==> inputs of v17 <==
==> flow/design.v (excerpt) <==
module auv_top #(
    parameter integer ADDR_WIDTH = 24,
    parameter integer ROM_SIZE = 16384,
    parameter [ADDR_WIDTH-1:0] RST_VECTOR = 'h0,
    localparam integer RomSizeWords = ROM_SIZE / 4,
    localparam integer RomWidth = $clog2(RomSizeWords)
) (
    input   logic                       clk, rst_n,
    output  logic   [RomWidth-1:0]      imem_adr,
    input   logic   [31:0]              imem_dat,
    output  logic   [ADDR_WIDTH-1:0]    wb_adr_o,
    input   logic   [15:0]              wb_dat_i,
    output  logic   [15:0]              wb_dat_o,
    output  logic   [ 1:0]              wb_sel_o,
    output  logic                       wb_we_o, wb_stb_o, wb_cyc_o,
    input   logic                       wb_ack_i, wb_stall_i
);
==> flow/config.mk <==
export PLATFORM = sky130hd
export DESIGN_NAME = auv_top
export DESIGN_NICKNAME = auv_top
export VERILOG_FILES = /design/flow/design.v
export SDC_FILE = /design/flow/constraint.sdc
export NUM_CORES = 4
export LEC_CHECK = 0
export CAP_MARGIN = 20
export CORE_MARGIN = 2
export CORE_UTILIZATION = 57
export MAX_ROUTING_LAYER = met4
export SETUP_SLACK_MARGIN = 1.65
export SLEW_MARGIN = 20
export TNS_END_PERCENT = 5
==> flow/constraint.sdc <==
create_clock -name core_clock -period 6.5 [get_ports {clk}]
set_input_delay 1.3000 -clock core_clock [delete_from_list [all_inputs] [get_ports {clk}]]
set_output_delay 1.3000 -clock core_clock [all_outputs]
set_load 0.01 [all_outputs]
run.sh (not shown) runs the stock make flow with config.mk's settings and CLKGATE_MAP_FILE=.
==> v12 (differences from v17) <==
CAP_MARGIN = 25   (was 20)
CELL_PAD_IN_SITES_DETAIL_PLACEMENT = 1   (was not set)
CORE_ASPECT_RATIO = 0.74   (was not set)
CORE_MARGIN = 4   (was 2)
CORE_UTILIZATION = 40   (was 57)
MAX_ROUTING_LAYER = not set   (was met4)
PLACE_DENSITY_LB_ADDON = 0.0   (was not set)
SETUP_SLACK_MARGIN = not set   (was 1.65)
TNS_END_PERCENT = not set   (was 5)
==> flow/constraint.sdc (replaced) <==
create_clock -name core_clock -period 12.0 [get_ports {clk}]
set_input_delay 2.4000 -clock core_clock [delete_from_list [all_inputs] [get_ports {clk}]]
set_output_delay 2.4000 -clock core_clock [all_outputs]
set_load 0.01 [all_outputs]
==> v33 (differences from v17) <==
CORE_ASPECT_RATIO = 0.91   (was not set)
CORE_MARGIN = 3   (was 2)
CORE_UTILIZATION = 72   (was 57)
CTS_CLUSTER_SIZE = 45   (was not set)
MAX_ROUTING_LAYER = not set   (was met4)
PLACE_DENSITY_LB_ADDON = 0.22   (was not set)
SETUP_SLACK_MARGIN = not set   (was 1.65)
SLEW_MARGIN = 15   (was 20)
TNS_END_PERCENT = not set   (was 5)
==> flow/constraint.sdc (replaced) <==
create_clock -name core_clock -period 14.3 [get_ports {clk}]
set_input_delay 2.8600 -clock core_clock [delete_from_list [all_inputs] [get_ports {clk}]]
set_output_delay 2.8600 -clock core_clock [all_outputs]
set_load 0.01 [all_outputs]
==> comparison table <==
	v33	v17	v12
Core Area	0.0653 mm²	0.0833 mm²	0.118 mm²
Weighted congestion at the end of routability-driven global placement	1.45	1.20	1.12
Area after DPL	0.0498 mm²	0.0540 mm²	0.0512 mm²
Post-cts gate resize count	0	470	0
Number of placement rows	89	106	108
Result of the run	stopped before the end	stopped before the end	timing/DRC/antenna clean
Failing step	5_1_grt	5_1_grt	-
Fraction of the core area occupied by cells at floorplan	0.732	0.574	0.405
Die Span Y	252 µm	294 µm	305 µm
Number of buffers added for setup after CTS	0	97	0
DIE WIDTH	276 µm	294 µm	410 µm
Dpl hpwl	151 mm	186 mm	193 mm
Number of CTS-inserted buffers	70	70	77
# placed instances	5,516	6,196	6,296
Total die size	0.0695 mm²	0.0862 mm²	0.125 mm²
Post-Place Worst Slack	4330 ps	-289 ps	2180 ps

* * *

==> v27 <==
Starting RTL as in the previous note.
clock: 10.7 ns
lec_check: 0
cap_margin: 20
core_aspect_ratio: 0.55
core_margin: 7
core_utilization: 27
cts_cluster_size: 80
gpl_routability_driven: 1
gpl_timing_driven: 1
place_density: 0.75
setup_slack_margin: 1.61
slew_margin: 20
==> v6 (differences from v27) <==
- CORE_ASPECT_RATIO: 0.55 -> default
- CORE_MARGIN: 7 -> 2
- CORE_UTILIZATION: 27 -> 52
- CTS_CLUSTER_SIZE: 80 -> default
- GPL_ROUTABILITY_DRIVEN: 1 -> default
- GPL_TIMING_DRIVEN: 1 -> default
- PLACE_DENSITY: 0.75 -> default
- SETUP_SLACK_MARGIN: 1.61 -> default
==> flow/constraint.sdc (replaced) <==
create_clock -name core_clock -period 6.5 [get_ports {clk}]
set_input_delay 1.3000 -clock core_clock [delete_from_list [all_inputs] [get_ports {clk}]]
set_output_delay 1.3000 -clock core_clock [all_outputs]
set_load 0.01 [all_outputs]
==> v28 (differences from v27) <==
- CAP_MARGIN: 20 -> 25
- CELL_PAD_IN_SITES_DETAIL_PLACEMENT: default -> 0
- CELL_PAD_IN_SITES_GLOBAL_PLACEMENT: default -> 0
- CORE_ASPECT_RATIO: 0.55 -> 0.74
- CORE_MARGIN: 7 -> 4
- CORE_UTILIZATION: 27 -> 40
- CTS_CLUSTER_DIAMETER: default -> 371
- CTS_CLUSTER_SIZE: 80 -> 42
- GPL_ROUTABILITY_DRIVEN: 1 -> 0
- GPL_TIMING_DRIVEN: 1 -> 0
- HOLD_SLACK_MARGIN: default -> 0.13
- MIN_ROUTING_LAYER: default -> met2
- PLACE_DENSITY: 0.75 -> default
- PLACE_DENSITY_LB_ADDON: default -> 0.0
- SETUP_SLACK_MARGIN: 1.61 -> default
- TNS_END_PERCENT: default -> 10
==> flow/constraint.sdc (replaced) <==
create_clock -name core_clock -period 8.48 [get_ports {clk}]
set_input_delay 1.6960 -clock core_clock [delete_from_list [all_inputs] [get_ports {clk}]]
set_output_delay 1.6960 -clock core_clock [all_outputs]
set_load 0.01 [all_outputs]
==> v24 (differences from v27) <==
- CORE_ASPECT_RATIO: 0.55 -> default
- CORE_MARGIN: 7 -> 2
- CORE_UTILIZATION: 27 -> 40
- CTS_CLUSTER_SIZE: 80 -> default
- GPL_ROUTABILITY_DRIVEN: 1 -> default
- GPL_TIMING_DRIVEN: 1 -> default
- PLACE_DENSITY: 0.75 -> default
- SETUP_SLACK_MARGIN: 1.61 -> default
==> flow/constraint.sdc (replaced) <==
create_clock -name core_clock -period 11.6 [get_ports {clk}]
set_input_delay 2.3200 -clock core_clock [delete_from_list [all_inputs] [get_ports {clk}]]
set_output_delay 2.3200 -clock core_clock [all_outputs]
set_load 0.01 [all_outputs]
==> notes <==
v6 ran to the end with violations: setup timing. v27 went through all stages and came out clean. v24 went through all stages and came out clean. v28 aborted during global routing.
Worst hold slack: v24 > v27 > v6.
Synthesized area is the same in v6 and v24.
Setup slack, highest first: v27, v24, v6.
Against v6, the clock skew of v27 is lower by 12 ps.
Combinational power, highest first: v6, v27, v24.
Of v6 and v24, v6 has the higher total power (gap 90%, measured against v24).
In clock power, v27 and v24 hardly differ.
Of v27 and v6, v27 has the higher sequential share of layout area (gap 2.0 points).
==> figures <==
Critical Path Start Type: v24 register; v27 register; v28 -; v6 register
Run status: v24 complete, no violations; v27 complete, no violations; v28 stopped before the end; v6 complete, but fails checks
Last stage reached: v24 -; v27 -; v28 global routing; v6 -
Violated checks: v24 -; v27 -; v28 -; v6 setup timing
Largest incremental delay on the critical path: v24 840 ps; v27 650 ps; v28 -; v6 490 ps
Pwr dens: v24 137 nW/um^2; v27 146 nW/um^2; v28 -; v6 238 nW/um^2
Number of iterations in the first detailed-routing pass: v24 10; v27 11; v28 -; v6 10
Total instance count after detailed placement: v24 6228; v27 7144; v28 6553; v6 6313
Worst slack, placed: v24 2000 ps; v27 1420 ps; v28 -2010 ps; v6 -351 ps
Number of buffers inserted during clock tree synthesis: v24 69; v27 57; v28 20; v6 74
Combinational cell fraction of total power: v24 27.5%; v27 30.5%; v28 -; v6 30.9%
# diodes: v24 4; v27 22; v28 -; v6 32
Total power after layout: v24 7310 uW; v27 8040 uW; v28 -; v6 13900 uW
Stages on the worst setup path: v24 20; v27 17; v28 -; v6 21
End of the worst register-to-register path: v24 regfile.rd0[22]$_SDFFCE_PN0N_; v27 regfile.rd0[17]$_SDFFCE_PN0N_; v28 -; v6 stage_id.mem_wr$_DFFE_PN0P_
Total length of routed wires: v24 266000 um; v27 304000 um; v28 -; v6 263000 um
Cell class ranked first by area: v24 combinational gates; v27 combinational gates; v28 -; v6 combinational gates
Final cell utilization of the core: v24 45.2%; v27 31.4%; v28 -; v6 63.8%
Number of instances resized during post-cts repair: v24 0; v27 17; v28 113; v6 189
Capturing element type of the critical path: v24 primary output; v27 primary output; v28 -; v6 primary output

* * *

==> build 14 <==
auv_top again, from the RTL that the note above started with.
Settings: LEC_CHECK=0, CAP_MARGIN=25, CELL_PAD_IN_SITES_DETAIL_PLACEMENT=1, CELL_PAD_IN_SITES_GLOBAL_PLACEMENT=1, CORE_ASPECT_RATIO=0.74, CORE_MARGIN=4, CORE_UTILIZATION=40, CTS_CLUSTER_DIAMETER=283, MIN_ROUTING_LAYER=met2, PLACE_DENSITY_LB_ADDON=0.0, SLEW_MARGIN=20; clock period 12.0 ns.
==> trial 37: changes against build 14 <==
Settings changed: ABC_AREA set to 1, CAP_MARGIN 25 to 30, CELL_PAD_IN_SITES_DETAIL_PLACEMENT 1 to not set, CELL_PAD_IN_SITES_GLOBAL_PLACEMENT 1 to not set, CORE_ASPECT_RATIO 0.74 to 0.73, CORE_MARGIN 4 to 5, CORE_UTILIZATION 40 to 66, CTS_CLUSTER_DIAMETER 283 to not set, GPL_TIMING_DRIVEN set to 0, MAX_ROUTING_LAYER set to met4, PLACE_DENSITY_LB_ADDON 0.0 to 0.11, SETUP_SLACK_MARGIN set to 2.88, SLEW_MARGIN 20 to 25, TNS_END_PERCENT set to 80.
==> flow/constraint.sdc (replaced) <==
create_clock -name core_clock -period 11.8 [get_ports {clk}]
set_input_delay 2.3600 -clock core_clock [delete_from_list [all_inputs] [get_ports {clk}]]
set_output_delay 2.3600 -clock core_clock [all_outputs]
set_load 0.01 [all_outputs]
==> build 93: changes against build 14 <==
Settings changed: CAP_MARGIN 25 to 20, CELL_PAD_IN_SITES_DETAIL_PLACEMENT 1 to not set, CELL_PAD_IN_SITES_GLOBAL_PLACEMENT 1 to not set, CORE_ASPECT_RATIO 0.74 to not set, CORE_MARGIN 4 to 2, CORE_UTILIZATION 40 to 50, CTS_CLUSTER_DIAMETER 283 to not set, MIN_ROUTING_LAYER met2 to not set, PLACE_DENSITY_LB_ADDON 0.0 to not set, TNS_END_PERCENT set to 5.
==> flow/constraint.sdc (replaced) <==
create_clock -name core_clock -period 6.5 [get_ports {clk}]
set_input_delay 1.3000 -clock core_clock [delete_from_list [all_inputs] [get_ports {clk}]]
set_output_delay 1.3000 -clock core_clock [all_outputs]
set_load 0.01 [all_outputs]
==> build 23: changes against build 14 <==
Settings changed: CAP_MARGIN 25 to 20, CELL_PAD_IN_SITES_DETAIL_PLACEMENT 1 to not set, CELL_PAD_IN_SITES_GLOBAL_PLACEMENT 1 to not set, CORE_ASPECT_RATIO 0.74 to not set, CORE_MARGIN 4 to 2, CORE_UTILIZATION 40 to 54, CTS_CLUSTER_DIAMETER 283 to not set, MIN_ROUTING_LAYER met2 to not set, PLACE_DENSITY_LB_ADDON 0.0 to not set.
==> flow/constraint.sdc (replaced) <==
create_clock -name core_clock -period 11.6 [get_ports {clk}]
set_input_delay 2.3200 -clock core_clock [delete_from_list [all_inputs] [get_ports {clk}]]
set_output_delay 2.3200 -clock core_clock [all_outputs]
set_load 0.01 [all_outputs]
==> qor summary <==
Skew-Pair Late Insertion Delay: build 23 0.70 ns; build 14 -; trial 37 -; build 93 0.69 ns
Outcome: build 23 complete, no violations; build 14 stopped before the end; trial 37 stopped before the end; build 93 failed layout checks
Last stage reached: build 23 -; build 14 global routing (5_1_grt); trial 37 global routing (5_1_grt); build 93 -
Layout check failures: build 23 -; build 14 -; trial 37 -; build 93 negative setup slack
Sequential area share after synthesis: build 23 0.4329; build 14 0.4329; trial 37 0.4012; build 93 0.4329
Power share of the sequential group: build 23 0.412; build 14 -; trial 37 -; build 93 0.390
Number of warnings the tools reported: build 23 134; build 14 -; trial 37 -; build 93 129
Chip area in the Yosys report: build 23 47790 um^2; build 14 47790 um^2; trial 37 51570 um^2; build 93 47790 um^2
Relative slew slack: build 23 0.1163; build 14 -; trial 37 -; build 93 0.1210
Die area: build 23 90890 um^2; build 14 125100 um^2; trial 37 83890 um^2; build 93 98070 um^2
Count of inserted tapcells: build 23 1165; build 14 -; trial 37 -; build 93 1265
Worst R2R End: build 23 stage_id.pc_out[10]; build 14 -; trial 37 -; build 93 stage_id.sel_op1
Footprint of the flip-flops and latches: build 23 20690 um^2; build 14 -; trial 37 -; build 93 20690 um^2
Proportion of netlist area held by the largest area contributor: build 23 0.4198; build 14 0.4198; trial 37 0.3890; build 93 0.4198
Top routing layer in use: build 23 met5; build 14 -; trial 37 -; build 93 met5
Post-layout period usage of the worst path: build 23 0.9519; build 14 -; trial 37 -; build 93 1.082
Count of mapped cells out of synthesis: build 23 4750; build 14 4750; trial 37 7314; build 93 4750
Class of the worst hold path: build 23 flop to flop; build 14 -; trial 37 -; build 93 flop to flop
Clock buffers created by TritonCTS: build 23 73; build 14 57; trial 37 69; build 93 68
Max H-tree Level: build 23 3; build 14 2; trial 37 3; build 93 3
Stage delay of the slowest cell on the critical path: build 23 0.72 ns; build 14 -; trial 37 -; build 93 0.76 ns
Power figures rest on the tool's default switching activity, not on a simulated workload.
